job 3600:
Design mul_op, start of the top module:
module mul_op #(parameter INPUTS = 2,
		parameter OUTPUTS = 1,
		parameter DATA_IN_SIZE = 32,
		parameter DATA_OUT_SIZE = 32)
		(
		input clk,
		input rst,
		input [INPUTS * (DATA_IN_SIZE)- 1 : 0]data_in_bus,
		input [INPUTS - 1 : 0]valid_in_bus,
		output [INPUTS - 1 : 0] ready_in_bus,
		output [OUTPUTS * (DATA_OUT_SIZE) - 1 : 0]data_out_bus,
		output [OUTPUTS - 1 : 0]valid_out_bus,
		input 	[OUTPUTS - 1 : 0] ready_out_bus
);
	localparam LATENCY = 4;
	wire [2 * DATA_OUT_SIZE - 1 : 0] temp_result;
	wire join_valid;
	wire buff_valid, oehb_valid, oehb_ready;
	wire oehb_dataOut, oehb_datain;
	joinC #(.N(INPUTS)) add_fork(.valid_in(valid_in_bus), .ready_in(ready_in_bus), .valid_out(join_valid), .ready_out(oehb_ready));
	mul_4_stage multiply_unit (.clk(clk), .ce(oehb_ready), .a(data_in_bus[0 * DATA_IN_SIZE +: DATA_IN_SIZE]), .b(data_in_bus[1 * DATA_IN_SIZE +: DATA_IN_SIZE]), .p(data_out_bus[0 * DATA_OUT_SIZE +: DATA_OUT_SIZE]));
	delay_buffer #(.SIZE(LATENCY - 1))delay_buff(.clk(clk), .rst(rst), .valid_in(join_valid), .ready_in(oehb_ready), .valid_out(buff_valid));
	OEHB #(.INPUTS(1), .OUTPUTS(1), .DATA_IN_SIZE(1), .DATA_OUT_SIZE(1)) oehb_buffer (.clk(clk), .rst(rst),
										 .data_in_bus(1'b0), .valid_in_bus(buff_valid), .ready_in_bus(oehb_ready),
										 .data_out_bus(oehb_dataOut), .valid_out_bus(valid_out_bus[0]), .ready_out_bus(ready_out_bus[0]));
endmodule
Size: roughly 1900 cells after synthesis, roughly 100 I/O pins, ~21000 µm² of cells after synthesis.
export LEC_CHECK = 0
export CAP_MARGIN = 20
export CORE_MARGIN = 2
export CORE_UTILIZATION = 72
export PLACE_DENSITY_LB_ADDON = 0.25
export SETUP_SLACK_MARGIN = -0.39
export SLEW_MARGIN = 5
create_clock -name core_clock -period 6.43 [get_ports {clk}]
run.sh (not shown) runs the stock make flow with config.mk's settings and CLKGATE_MAP_FILE=.
Job 3600 completed end to end; final checks failed (negative setup slack).
What job 9426 does differently from job 3600 at the input level:
- SLEW_MARGIN: 5 -> 20
- PLACE_DENSITY_LB_ADDON: 0.25 -> unset
- SETUP_SLACK_MARGIN: -0.39 -> unset
- CORE_UTILIZATION: 72 -> 57
- the clock period (ns, I/O delays scaled along): 6.43 -> 7.52
Results
Job 9426: full flow OK, the timing, DRC and antenna checks passed. Summary of job 9426 over job 3600: worst slew margin relative to its limit went down by 1.0 points; cell area lower; final design utilization down 22 points. Count of clock-buffer cells in the layout was lower in the run labelled job 9426. Number of gates resized after cts for job 9426: 6 down relative to job 3600. Looking at job 3600 and job 9426, the register clock-pin slew on the reported worst setup and hold paths is a wash. Re logic gate fraction of the total cell area: job 3600 and job 9426 aren't equal, and the higher value belongs to job 9426. Slowest cell on the critical path: fa_1 -> job 3600, edfxtp_1 -> job 9426.
diff inputs: job 9426 => job 1877
- SETUP_SLACK_MARGIN: unset -> 0.13
- CORE_UTILIZATION: 57 -> 70
- the clock period (ns, I/O delays scaled along): 7.52 -> 7.14
Notes after the runs:
- In the tables for job 1877 and job 9426, hold slack reads lower with job 9426.
- Diff job 1877..job 9426 | post-synth area from yosys stat | unchanged
- On total via count after detailed routing: between job 1877 and job 9426, it ends up higher for job 1877.
- Route | job 1877 vs job 9426 | wire longer in job 1877
- Relative to job 9426, sequential share of cell area decreased by 1.0 points in job 1877.
- Compared with job 9426, job 1877 ends up with more cell area.
- Job 1877 ends up with a clock skew that is 0.0055 ns lower than in job 9426.
- Compared with job 9426, job 1877 shows a higher share of the clock period used by the worst path.
- Between job 1877 and job 9426, it is job 1877 whose required time at the endpoint of the critical path is lower, by 0.49 ns.
- In the final design statistics, job 1877 uses more standard cells in total than job 9426.
Edits applied to the flow inputs when going from job 1877 to job 4005:
- swapping 70 for 10 in CORE_UTILIZATION
- clearing SETUP_SLACK_MARGIN, which used to be 0.13
- swapping 7.14 for 8.92 in the clock period (ns, I/O delays scaled along)
Results
- Looking at the reports, job 4005 completed the entire flow and the layout it produced met the timing, DRC and antenna checks.
- Relative to job 1877, die span in y has gone up in job 4005.
- Job 4005: fraction of the cycle the final worst path needs 15 points below job 1877
- Relative area change from synthesis to final layout | job 4005 above job 1877
- Setup slack (higher): job 4005
- The higher final instance area of job 4005 and job 1877 is in job 4005.
- Job 1877 has a higher global-route usage than job 4005.
- Required time at the worst-slack endpoint: lower on job 1877
- Relative to job 1877, the post-detailed-placement half-perimeter wirelength measured on job 4005 has increased by more than 10%.

* * *

Starting RTL as in the previous note.
## mul_op
module mul_op #(parameter INPUTS = 2,
		parameter OUTPUTS = 1,
		parameter DATA_IN_SIZE = 32,
		parameter DATA_OUT_SIZE = 32)
		(
		input clk,
		input rst,
		input [INPUTS * (DATA_IN_SIZE)- 1 : 0]data_in_bus,
		input [INPUTS - 1 : 0]valid_in_bus,
		output [INPUTS - 1 : 0] ready_in_bus,
		output [OUTPUTS * (DATA_OUT_SIZE) - 1 : 0]data_out_bus,
		output [OUTPUTS - 1 : 0]valid_out_bus,
		input 	[OUTPUTS - 1 : 0] ready_out_bus
);
Settings: LEC_CHECK=0, CAP_MARGIN=0, CELL_PAD_IN_SITES_GLOBAL_PLACEMENT=0, CORE_ASPECT_RATIO=0.92, CORE_MARGIN=2, CORE_UTILIZATION=72, CTS_CLUSTER_DIAMETER=28, CTS_CLUSTER_SIZE=33, MIN_ROUTING_LAYER=met1, PLACE_DENSITY=0.67, SETUP_SLACK_MARGIN=1.94, SLEW_MARGIN=20; clock period 6.84 ns.
The starting point ran to the end with violations: setup timing.
Rerun with:
Settings changed: CAP_MARGIN 0 to 20, CELL_PAD_IN_SITES_GLOBAL_PLACEMENT 0 to unset, CORE_ASPECT_RATIO 0.92 to unset, CORE_UTILIZATION 72 to 40, CTS_CLUSTER_DIAMETER 28 to unset, CTS_CLUSTER_SIZE 33 to unset, MIN_ROUTING_LAYER met1 to unset, PLACE_DENSITY 0.67 to unset, SETUP_SLACK_MARGIN 1.94 to unset.
Clock period 6.84 ns to 7.52 ns, I/O delays scaled along.
=>
- This time the run finished clean
- setup slack is better by 0.47 ns
- utilization fell by 42 points
- die area rose by 78%
- routed wire length fell by 12%
- worst hold slack is worse by 0.0097 ns
- synthesized area does not change
- register-to-register slack is better by 0.47 ns
Rerun with:
Settings changed: CAP_MARGIN 20 to 5, CORE_UTILIZATION 40 to 72.
Clock period 7.52 ns to 6.23 ns, I/O delays scaled along.
After rerunning:
- With this change the flow reached the layout checks and failed them: setup timing
- clock-buffer cell count falls by 1
- synthesized area stays the same
- wire length rose by 17%
- final cell count goes down by 4.3%
- worst setup slack is worse by 1.3 ns
Rerun with:
Settings changed: CAP_MARGIN 5 to 40, CORE_ASPECT_RATIO set to 0.86, CTS_CLUSTER_DIAMETER set to 98, CTS_CLUSTER_SIZE set to 21, TNS_END_PERCENT set to 10.
The new run ran to the end with violations: setup timing; utilization stays flat; routed wire length goes up by 1.6%; clock-buffer cell count goes down by 1; cell count goes down by 0.31%; critical path depth goes down by 1; worst setup slack gets better by 0.12 ns; via count goes down by 0.67%.
